ember:
Design drawing_line_top, start of the top module:
module drawing_line_top(
    input logic clk,
    input logic rst,
    output logic Hsync,
    output logic Vsync,
    output logic [3:0] vgaRed,
    output logic [3:0] vgaGreen,
    output logic [3:0] vgaBlue,
    input logic [11:0] x0,y0,x1,y1,
    output logic disp_en,
    output logic vga_clk,
    output logic [11:0] v_cntr, h_cntr
    );
    logic  vga_clk_buff;
    logic  vga_ce;
    clock_div#(4) vga_clk_mod(.clock(clk), .reset(rst), .div_clock(vga_clk_buff), .tick(vga_ce) ); 
    logic [11:0] v_cntr_buff, h_cntr_buff;
    logic Hsync_buff, Vsync_buff, disp_en_buff;   
    vga_controller#(
         .h_actv_pixel(50), 
         .h_sync_pulse(2),
         .h_back_porch(1),
         .h_front_porch(3),
         .h_sync_pol(0),
         .v_actv_pixel(60),
         .v_sync_pulse(1),
         .v_back_porch(1),
         .v_front_porch(1),
         .v_sync_pol(0)
    ) vgatxt(.clk(clk), .ce(vga_ce), .reset(rst), .h_sync(Hsync_buff), .v_sync(Vsync_buff), .h_counter_out(h_cntr_buff), .v_counter_out(v_cntr_buff), .disp_enable(disp_en_buff));
    logic [11:0] pix_y,pix_x;  
    line_drawer drw1(.nx0(x0), .nx1(x1),.disp_en(disp_en_buff), .rst(rst), .Vsync(Vsync_buff), .ny0(y0), .ny1(y1), .v_cntr(v_cntr_buff), .h_cntr(h_cntr_buff), .clk(clk), .ce(vga_ce), .y(pix_y), .x(pix_x)); 
    logic [3:0] red_r, green_r, blue_r;  
    assign {vgaRed, vgaGreen, vgaBlue} = {red_r, green_r, blue_r}; 
    always_ff @(posedge clk or posedge rst)begin
        if (rst) begin
  ...
make LEC_CHECK=0 CAP_MARGIN=20 CORE_MARGIN=4 CORE_UTILIZATION=38 CTS_CLUSTER_DIAMETER=33 CTS_CLUSTER_SIZE=16 MIN_ROUTING_LAYER=met1 SETUP_SLACK_MARGIN=0.75 SLEW_MARGIN=20 TNS_END_PERCENT=20 finish   # period 4.3 ns
run.sh (not shown) runs the stock make flow with config.mk's settings and CLKGATE_MAP_FILE=.
The layout from ember, despite a flow that completed every stage, fails the layout checks, with the failing checks listed as negative setup slack.
The inputs of sierra differ from those of ember as listed below.
- ABC_AREA now 1, previously not set
- PLACE_DENSITY_LB_ADDON now 0.08, previously not set
- TNS_END_PERCENT no longer set, was 20
- CTS_CLUSTER_DIAMETER no longer set, was 33
- CORE_MARGIN now 2, was 4
- MIN_ROUTING_LAYER no longer set, was met1
- CORE_UTILIZATION now 58, was 38
- CTS_CLUSTER_SIZE now 97, was 16
- SETUP_SLACK_MARGIN no longer set, was 0.75
- the clock period (ns, I/O delays scaled along) now 4.48, was 4.3
[summary]
- sierra: no failed stages, no open violations at the end
- Of the two values seen for first element of the critical path, drw1.y1[0]$_DFFE_PP0P_ was produced by sierra and drw1.x1[0]$_DFFE_PP1P_ by ember.
- On share of the final layout cell area in sequential cells: between sierra and ember, it ends up higher for sierra.
- The worst setup slack of sierra is higher than that of ember.
- The largest non-sequential cell family by area comes out simple AND/OR/NAND/NOR gates in one run and AND-OR/OR-AND gates in the other, namely in sierra and ember respectively.
- sierra vs. ember: via count higher, share of total power in combinational logic higher.
- sierra: data required time at the worst endpoint is 0.11 ns higher than what ember reported.
- The run showing the greater final area is ember.
For amber, these inputs were changed with respect to sierra:
- CTS_CLUSTER_SIZE: 97 -> 95
- PLACE_DENSITY_LB_ADDON: 0.08 -> unset
- CORE_UTILIZATION: 58 -> 72
- CTS_CLUSTER_DIAMETER: unset -> 399
- PLACE_DENSITY: unset -> 0.39
- SETUP_SLACK_MARGIN: unset -> -0.31
- the clock period (ns, I/O delays scaled along): 4.48 -> 3.7
==> results <==
amber never completed; the flow aborted with a tool error in global routing.
Core utilization at floorplan for amber is higher than for sierra.
In the reports for sierra and amber, the smaller setup slack at placement belongs to amber.
sierra -> amber: post-synthesis share of cell area spent on and, or, nand and nor gates delta 0, exact match
> inputs changed (amber -> xenon)
- removing ABC_AREA (formerly 1)
- removing SETUP_SLACK_MARGIN (formerly -0.31)
- removing CTS_CLUSTER_DIAMETER (formerly 399)
- removing CTS_CLUSTER_SIZE (formerly 95)
- removing PLACE_DENSITY (formerly 0.39)
- changing CORE_UTILIZATION from 72 to 40
- changing the clock period (ns, I/O delays scaled along) from 3.7 to 6.11
==> results <==
A largest family of logic cells by area of simple AND/OR/NAND/NOR gates is what amber shows, while AND-OR/OR-AND gates belongs to xenon.
The core utilization at floorplan in xenon was lower than what amber gave.
Fraction of synthesized cell area in xor and xnor cells for xenon is higher than for amber.
H-tree level count: xenon vs amber up 1
Diff amber -> xenon: proportion of synthesized area in mux cells shows an increase of 2.3 points; synthesized cell count fell by 1023; number of rows in the core area picked up an extra 31%.
Apart from amber, each of amber and xenon ends the flow with a layout that passes the timing, design-rule and antenna checks.

* * *

Starting RTL as in the previous note.
make LEC_CHECK=0 ABC_AREA=1 CAP_MARGIN=20 CELL_PAD_IN_SITES_GLOBAL_PLACEMENT=3 CORE_ASPECT_RATIO=0.93 CORE_MARGIN=2 CORE_UTILIZATION=40 CTS_CLUSTER_SIZE=45 GPL_TIMING_DRIVEN=0 HOLD_SLACK_MARGIN=0.21 MAX_ROUTING_LAYER=met4 MIN_ROUTING_LAYER=met2 PLACE_DENSITY_LB_ADDON=0.08 SLEW_MARGIN=5 TNS_END_PERCENT=30 finish   # period 10.0 ns
The starting point aborted during global placement (FLW-0024).
==> next run, changes <==
Settings changed: ABC_AREA 1 to not set, CELL_PAD_IN_SITES_GLOBAL_PLACEMENT 3 to not set, CORE_ASPECT_RATIO 0.93 to not set, CORE_MARGIN 2 to 4, CTS_CLUSTER_SIZE 45 to not set, GPL_TIMING_DRIVEN 0 to not set, HOLD_SLACK_MARGIN 0.21 to not set, MAX_ROUTING_LAYER met4 to not set, MIN_ROUTING_LAYER met2 to not set, PLACE_DENSITY_LB_ADDON 0.08 to not set, SETUP_SLACK_MARGIN set to -0.85, SLEW_MARGIN 5 to 20, TNS_END_PERCENT 30 to 35.
The new run went through all stages and came out clean.
Synthesized cell count fell by 21%.
Area after synthesis goes down by about 4.7%.
Die area decreases by about 2%.
==> next run, changes <==
Settings changed: CORE_MARGIN 4 to 2, CORE_UTILIZATION 40 to 70, CTS_CLUSTER_DIAMETER set to 354, MAX_ROUTING_LAYER set to met4, SETUP_SLACK_MARGIN -0.85 to not set, TNS_END_PERCENT 35 to not set.
Clock period 10.0 ns to 4.22 ns, I/O delays scaled along.
With this change the flow died in global routing.
Die area shrinks by about 44%.
Area after synthesis is unchanged.
Synthesized cell count is unchanged.

* * *

Starting RTL as in the previous note.
make LEC_CHECK=0 CAP_MARGIN=20 CORE_MARGIN=2 CORE_UTILIZATION=70 CTS_CLUSTER_DIAMETER=354 CTS_CLUSTER_SIZE=22 HOLD_SLACK_MARGIN=-0.08 MAX_ROUTING_LAYER=met4 SETUP_SLACK_MARGIN=0.86 SLEW_MARGIN=20 finish   # period 5.02 ns
The baseline completed with no timing, DRC or antenna violations.
Change:
--- a/flow/config.mk
+++ b/flow/config.mk
@@ -9,8 +9,3 @@
 export CORE_MARGIN = 2
-export CORE_UTILIZATION = 70
-export CTS_CLUSTER_DIAMETER = 354
-export CTS_CLUSTER_SIZE = 22
-export HOLD_SLACK_MARGIN = -0.08
-export MAX_ROUTING_LAYER = met4
-export SETUP_SLACK_MARGIN = 0.86
+export CORE_UTILIZATION = 40
 export SLEW_MARGIN = 20
==> flow/constraint.sdc (replaced) <==
create_clock -name core_clock -period 10.0 [get_ports {clk}]
set_input_delay 2.0000 -clock core_clock [delete_from_list [all_inputs] [get_ports {clk}]]
set_output_delay 2.0000 -clock core_clock [all_outputs]
set_load 0.01 [all_outputs]
Outcome: Combinational power shrinks by well over a third. Clock-buffer cell count grows by 32. Worst setup slack gets better by 3900 ps.
Change:
--- a/flow/config.mk
+++ b/flow/config.mk
@@ -7,5 +7,6 @@
 export LEC_CHECK = 0
+export ABC_AREA = 1
 export CAP_MARGIN = 20
 export CORE_MARGIN = 2
-export CORE_UTILIZATION = 40
+export CORE_UTILIZATION = 52
 export SLEW_MARGIN = 20
==> flow/constraint.sdc (replaced) <==
create_clock -name core_clock -period 4.54 [get_ports {clk}]
set_input_delay 0.9080 -clock core_clock [delete_from_list [all_inputs] [get_ports {clk}]]
set_output_delay 0.9080 -clock core_clock [all_outputs]
set_load 0.01 [all_outputs]
After rerunning:
- via count increases by about a fifth
- first-iteration DRC count grows by well over a third
- global-route usage came out higher by 11 points
- area after synthesis is higher by a few percent
- clock skew grows by 4.5 ps
- die area drops by about a fifth
- power rose by well over a third
- combinational power is higher by well over a third
Change:
--- a/flow/config.mk
+++ b/flow/config.mk
@@ -7,6 +7,6 @@
 export LEC_CHECK = 0
-export ABC_AREA = 1
 export CAP_MARGIN = 20
 export CORE_MARGIN = 2
-export CORE_UTILIZATION = 52
+export CORE_UTILIZATION = 64
+export SETUP_SLACK_MARGIN = 1.27
 export SLEW_MARGIN = 20
==> flow/constraint.sdc (replaced) <==
create_clock -name core_clock -period 6.73 [get_ports {clk}]
set_input_delay 1.3460 -clock core_clock [delete_from_list [all_inputs] [get_ports {clk}]]
set_output_delay 1.3460 -clock core_clock [all_outputs]
set_load 0.01 [all_outputs]
Outcome:
- power is lower by about a fifth
- die area is lower by about a fifth
- area after synthesis is lower by a few percent
- fmax is lower by about a fifth
- combinational power is lower by about a fifth
- wire length is lower by roughly a tenth
- via count is lower by roughly a tenth
Change:
--- a/flow/config.mk
+++ b/flow/config.mk
@@ -9,4 +9,3 @@
 export CORE_MARGIN = 2
-export CORE_UTILIZATION = 64
-export SETUP_SLACK_MARGIN = 1.27
+export CORE_UTILIZATION = 56
 export SLEW_MARGIN = 20
==> flow/constraint.sdc (replaced) <==
create_clock -name core_clock -period 6.11 [get_ports {clk}]
set_input_delay 1.2220 -clock core_clock [delete_from_list [all_inputs] [get_ports {clk}]]
set_output_delay 1.2220 -clock core_clock [all_outputs]
set_load 0.01 [all_outputs]
After rerunning: Worst hold slack is better by 4.5 ps. Wire length increases slightly. Global-route usage decreases by 4.6 points. Synthesized area is unchanged. Sequential power increases by roughly a tenth. Setup slack is worse by 1000 ps. Cell area increases slightly. Register-to-register slack is worse by 1000 ps. Non-clock buffer count increases by 7. Critical path depth is unchanged. Count of clock-buffer cells in the layout decreases by 3.

* * *

## run 1
drawing_line_top again, from the RTL that the note above started with.
clock: 3.39 ns
lec_check: 0
cap_margin: 20
core_aspect_ratio: 0.65
core_margin: 3
core_utilization: 38
cts_cluster_diameter: 33
cts_cluster_size: 47
max_routing_layer: met4
min_routing_layer: met1
setup_slack_margin: 0.77
slew_margin: 20
tns_end_percent: 20
The flow for run 1 finished, though final verification flagged setup timing.
The inputs of run 2 differ from those of run 1 as listed below.
- TNS_END_PERCENT: 20 -> unset
- CORE_UTILIZATION: 38 -> 33
- MAX_ROUTING_LAYER: met4 -> unset
- CORE_ASPECT_RATIO: 0.65 -> unset
- CTS_CLUSTER_SIZE: 47 -> unset
- SETUP_SLACK_MARGIN: 0.77 -> unset
- CORE_MARGIN: 3 -> 2
- CTS_CLUSTER_DIAMETER: 33 -> unset
- MIN_ROUTING_LAYER: met1 -> unset
- the clock period (ns, I/O delays scaled along): 3.39 -> 13.5
## What came out
- Peak clock frequency supported by timing on run 2 is behind run 1.
- Across both runs, setup clock skew after layout was lower for run 2 than for run 1.
- Compared to run 1, run 2 shows a wider setup margin.
- Compared with run 1, run 2 shows a lower core occupancy in the finished layout.
- Run 2 vs run 1 — leakage dissipation dropped by more than a quarter
- Run 2 vs run 1: met3 wire length down in run 2
- Headroom to the max-slew limit: run 1 and run 2 compared, lower one is run 2
- Of the two candidates, run 1 has the worse wire length of the first global-routing pass and run 2 the better one.
- Run 2 | stages: all done | timing, DRC, antenna: all pass
- Sum of negative setup slack was higher in run 2 than in run 1.
- Against run 1, the final cell area of run 2 is lower.
- Diff run 1 and run 2: clock-buffer cell count lower in run 2
Input-level comparison between run 3 and run 2:
- TNS_END_PERCENT newly set to 10
- CORE_UTILIZATION changed from 33 to 71
- CTS_CLUSTER_SIZE newly set to 99
- CTS_CLUSTER_DIAMETER newly set to 394
- PLACE_DENSITY newly set to 0.37
- ABC_AREA newly set to 1
- the clock period (ns, I/O delays scaled along) changed from 13.5 to 3.46
Notes after the runs:
From run 2 to run 3 the numbers moved as follows: synthesized cell count grew by 26%, TritonCTS buffer count shrank by 31, count of instantiated cells in the yosys netlist grew by 26%, area of placed instances grew by about 16%.
Taking run 2 as the reference point, the sequential-to-total area share from yosys stat of run 3 falls by 1.1 points.
Post-synthesis instance area, run 2 and run 3: lower on run 2
The remaining runs in run 2 and run 3 completed every stage, whereas run 3 halted early.
Seen in the log of run 3: GRT-0116 during global routing (5_1_grt), after which the run never completed.
The inputs of run 4 differ from those of run 3 as listed below.
- CTS_CLUSTER_SIZE now 72, was 99
- CTS_CLUSTER_DIAMETER now 204, was 394
- CORE_UTILIZATION now 70, was 71
- SETUP_SLACK_MARGIN now -0.13, previously not set
- PLACE_DENSITY no longer set, was 0.37
- HOLD_SLACK_MARGIN now -0.09, previously not set
- TNS_END_PERCENT no longer set, was 10
- the clock period (ns, I/O delays scaled along) now 3.76, was 3.46
## What came out
Run 4 did not finish; a tool error ended it in global routing (5_1_grt). Run 4 ends up with lower final RePlAce weighted congestion than run 3 does. Comparing run 4 against run 3, there is no change at all in buffer levels on the longest clock path. Changes observed in run 4 relative to run 3: sum of net half-perimeters after detailed placement saw an increase, die area went up, setup slack after placement now sits higher, simple-gate share of the synthesized area saw little to no change. NOTE: initial standard-cell utilization of the core in run 4 falls short of that of run 3. Comparing run 4 and run 3, number of clock buffers inserted by TritonCTS is higher on run 4. Instance count after placement with tap cells included was higher in run 3 than in run 4.

* * *

Setup of job 9218:
Starting RTL as in the previous note.
Design drawing_line_top, start of the top module:
module drawing_line_top(
    input logic clk,
    input logic rst,
    output logic Hsync,
    output logic Vsync,
    output logic [3:0] vgaRed,
    output logic [3:0] vgaGreen,
    output logic [3:0] vgaBlue,
    input logic [11:0] x0,y0,x1,y1,
    output logic disp_en,
    output logic vga_clk,
    output logic [11:0] v_cntr, h_cntr
    );
clock: 6.18 ns
lec_check: 0
abc_area: 1
cap_margin: 40
cell_pad_in_sites_global_placement: 0
core_aspect_ratio: 0.55
core_margin: 2
core_utilization: 59
cts_cluster_size: 37
max_routing_layer: met4
place_density: 0.65
slew_margin: 30
Job 9218 completed every stage of the flow, and the final layout passed the timing, design-rule and antenna checks.
## Diff of input files: job 6455 against job 9218
- PLACE_DENSITY: 0.65 -> unset
- CAP_MARGIN: 40 -> 0
- CORE_UTILIZATION: 59 -> 70
- ABC_AREA: 1 -> 0
- CTS_CLUSTER_SIZE: 37 -> 22
- SETUP_SLACK_MARGIN: unset -> 0.73
- the clock period (ns, I/O delays scaled along): 6.18 -> 5.35
--- outcome ---
Going from job 9218 to job 6455, the static leakage was found to have gone down by about 5%. Job 9218 → job 6455: area taken by flip-flops and latches shows no meaningful change, total met2 wirelength after detailed routing shows an increase of 8.8%, number of unique standard cell types used by synthesis shows an increase of 66%. Between job 9218 and job 6455, post-cts resize count increased. Cell count: job 6455 lower than job 9218.
diff inputs: job 6455 => job 9282
- SETUP_SLACK_MARGIN no longer set, was 0.73
- CORE_UTILIZATION now 56, was 70
- PLACE_DENSITY_LB_ADDON now 0.17, previously not set
- CTS_CLUSTER_SIZE no longer set, was 22
- CAP_MARGIN now 40, was 0
- the clock period (ns, I/O delays scaled along) now 8.64, was 5.35
Findings:
- When job 9282 is measured against job 6455, its final clock period utilization by the worst path turns out 19 points lower.
- Job 9282 against job 6455: area of the chip +24%; core utilization -22 points; buffer and inverter count on the worst path -2; per-cell routed wire length -5.5%.
- Relative to job 6455, fmax decreased by 22% in job 9282.
- On least setup slack across all paths after layout: job 9282 sits above job 6455.
No activity file was given, so power comes from the tool's default toggle rates.
